## v6
==> flow/design.v (excerpt) <==
module SP_wocg(
	clk,
	rst_n,
	in_valid,
	in_data,
	in_mode,
	out_valid,
	out_data
);
For scale: about 8400 cells after synthesis, roughly 25 I/O pins, roughly 60000 sq um of cells after synthesis.
export LEC_CHECK = 0
export ABC_AREA = 1
export CAP_MARGIN = 10
export CELL_PAD_IN_SITES_GLOBAL_PLACEMENT = 0
export CORE_MARGIN = 2
export CORE_UTILIZATION = 72
export CTS_CLUSTER_DIAMETER = 188
export CTS_CLUSTER_SIZE = 83
export HOLD_SLACK_MARGIN = 0.3
export PLACE_DENSITY = 0.4
export SETUP_SLACK_MARGIN = 1.23
export SLEW_MARGIN = 20
export SYNTH_MEMORY_MAX_BITS = 16384
create_clock -name core_clock -period 5.07 [get_ports {clk}]
run.sh (not shown) runs the stock make flow with config.mk's settings and CLKGATE_MAP_FILE=.
The flow ended early for v6: it failed with a tool error in global routing.
Edits applied to the flow inputs when going from v6 to v7:
Settings: clearing CTS_CLUSTER_SIZE, which used to be 83; clearing ABC_AREA, which used to be 1; swapping 1.23 for 0.97 in SETUP_SLACK_MARGIN; clearing CTS_CLUSTER_DIAMETER, which used to be 188; clearing HOLD_SLACK_MARGIN, which used to be 0.3; swapping 0.4 for 0.35 in PLACE_DENSITY; swapping 5.07 for 6.64 in the clock period (ns, I/O delays scaled along).
## What came out
- Stage in which a tool error killed v7: global routing.
- Area fraction in xor and xnor cells of v7 is on par with v6.
- Worst-case setup slack after placement was lower in v6 than in v7.
- Across both runs, post-synthesis simple-gate area fraction was lower for v7 than for v6.
- Delta(synthesized cell count, v7 - v6) < 0
- In v7, the number of gates given a new drive strength after cts came out 36% below the value in v6.
- The die area reported for v7 is smaller than that of v6 by about 0.55%.

========
SP_wocg again, from the RTL that the note above started with.
export LEC_CHECK = 0
export CAP_MARGIN = 20
export CORE_MARGIN = 2
export CORE_UTILIZATION = 72
export CTS_CLUSTER_DIAMETER = 33
export CTS_CLUSTER_SIZE = 21
export SETUP_SLACK_MARGIN = 0.95
export SLEW_MARGIN = 20
export SYNTH_MEMORY_MAX_BITS = 16384
create_clock -name core_clock -period 3.22 [get_ports {clk}]
The starting point did not get past 4_1_cts on DPL-0038.
Next try:
CORE_UTILIZATION = 69   (was 72)
CTS_CLUSTER_SIZE = unset   (was 21)
SETUP_SLACK_MARGIN = unset   (was 0.95)
=> The changed run died in 4_1_cts, error DPL-0038. Die size rises by about 4.3%. Area after synthesis is unchanged. Synthesized cell count does not change.
Next try:
CORE_UTILIZATION = 39   (was 69)
CTS_CLUSTER_DIAMETER = unset   (was 33)
GPL_TIMING_DRIVEN = 0   (was unset)
clock period = 8.0 ns   (was 3.22 ns; I/O delays follow)
Effect: The changed run finished clean. Synthesized area stays the same. Die area rose by 76%. Synthesized cell count is unchanged.
Next try:
ABC_AREA = 0   (was unset)
CAP_MARGIN = 25   (was 20)
CELL_PAD_IN_SITES_DETAIL_PLACEMENT = 1   (was unset)
CELL_PAD_IN_SITES_GLOBAL_PLACEMENT = 1   (was unset)
CORE_MARGIN = 7   (was 2)
GPL_TIMING_DRIVEN = 1   (was 0)
MAX_ROUTING_LAYER = met5   (was unset)
MIN_ROUTING_LAYER = met2   (was unset)
PLACE_DENSITY_LB_ADDON = 0.03   (was unset)
SETUP_SLACK_MARGIN = -0.2   (was unset)
=>
- setup slack improved by 200 ps
- hold slack improved by 4.5 ps
- final area came out higher by 0.33%
- routed wire length came out higher by 14%
- synthesized cell count is unchanged
- maximum frequency came out higher by 2.6%
- sequential share of layout area barely changes
- die area came out higher by 5.1%
- final cell count came out lower by 1.2%

========
run 1:
Starting RTL as in the previous note.
Settings: LEC_CHECK=0, ABC_AREA=1, CAP_MARGIN=20, CORE_MARGIN=2, CORE_UTILIZATION=72, CTS_CLUSTER_DIAMETER=225, CTS_CLUSTER_SIZE=10, PLACE_DENSITY_LB_ADDON=0.01, SETUP_SLACK_MARGIN=0.8, SLEW_MARGIN=20, SYNTH_MEMORY_MAX_BITS=16384, TNS_END_PERCENT=5; clock period 2.68 ns.
In the summary table, run 1 is marked failed, with error GRT-0116 raised in global routing (5_1_grt).
Setup changes, run 1 to run 2
Settings: CORE_UTILIZATION: 72 -> 40; CTS_CLUSTER_SIZE: 10 -> unset; PLACE_DENSITY_LB_ADDON: 0.01 -> unset; SETUP_SLACK_MARGIN: 0.8 -> unset; ABC_AREA: 1 -> unset; CTS_CLUSTER_DIAMETER: 225 -> unset; TNS_END_PERCENT: 5 -> unset; the clock period (ns, I/O delays scaled along): 2.68 -> 13.5.
Findings:
Run 2: full flow OK, the timing, design-rule and antenna checks passed
Run 2 vs. run 1: mux share of post-synthesis cell area climbed 6.4 points; cell row count climbed 36; die outline height climbed about 33%; area of the synthesized netlist per yosys stat dropped 0.56%; cell resize tally after clock tree synthesis dropped 379.
Number of buffers created by CTS went up by more than 10% going from run 1 to run 2.
[compare] base=run 1 new=run 2: area share of xor/xnor cells in the synthesized design held; final HPWL from detailed placement went down about 23%; combined area of all synthesized cells went down about 0.56%.
Die area deteriorates in run 2 relative to run 1.
Relative to run 2, the following input files were edited for run 3:
Settings: setting ABC_AREA to 1 for the first time; changing CORE_UTILIZATION from 40 to 70; setting MAX_ROUTING_LAYER to met4 for the first time; changing the clock period (ns, I/O delays scaled along) from 13.5 to 5.25.
--- outcome ---
No final results exist for run 3, since it was stopped by error GRT-0232 during global routing (5_1_grt). When run 3 is measured against run 2, its width of the die turns out about 24% lower. Re synthesized cell count: run 2 and run 3 aren't equal, and the lower value belongs to run 2. Fraction of synthesized area in multiplexers: run 3 lower than run 2. Die: run 3 smaller than run 2. The initial cell density of the core in run 3 sits 30 points above the value recorded for run 2. Between run 2 and run 3, the difference in area share of xor/xnor cells in the synthesized design is negligible. Compared with run 2, run 3 shows a simple-gate share of the synthesized area that is 8.6 points higher. Taking run 2 as the reference, in run 3 area after synthesis increased 340 um^2, HPWL after detailed placement moved up, count of placed standard cells including taps went up.
Inputs modified between run 3 and run 4:
Settings: putting CTS_CLUSTER_DIAMETER at 225 where nothing was set; swapping 70 for 72 in CORE_UTILIZATION; clearing MAX_ROUTING_LAYER, which used to be met4; swapping 5.25 for 2.68 in the clock period (ns, I/O delays scaled along).
## What came out
Run 4 did not finish; the tool stopped in clock tree synthesis (4_1_cts) with error DPL-0038. Delta (run 4 minus run 3): multiplexer fraction of the synthesized cell area essentially unchanged; final estimated routing congestion in global placement increased about 11%; I/O pin count essentially unchanged. Taking run 3 as the reference, in run 4 total instance count after detailed placement rose about 9%; synthesized area about even; floorplan die width fell 1.4%; instance area after placement rose about 14%; number of core rows fell 2.
--- input diff run 4..run 5 ---
Settings: changing CORE_UTILIZATION from 72 to 70; removing ABC_AREA (formerly 1); removing CTS_CLUSTER_DIAMETER (formerly 225); changing the clock period (ns, I/O delays scaled along) from 2.68 to 6.35.
Notes after the runs:
- Run 5 | status: complete | timing, DRC, antenna: pass
- Run 5: standard-cell row count 2 above run 4
- Taking run 5 as 1.0, run 4 lands at 1.4 on count of placed standard cells including taps.
- Diff run 4 -> run 5: post-synthesis cell type count went up, area fraction in mux cells went up, die area went up, number of cells in Yosys stat went down.
- [compare] base=run 4 new=run 5: post-synth area from yosys stat fell by 340 um^2; gate count of the mapped netlist fell by 1583.
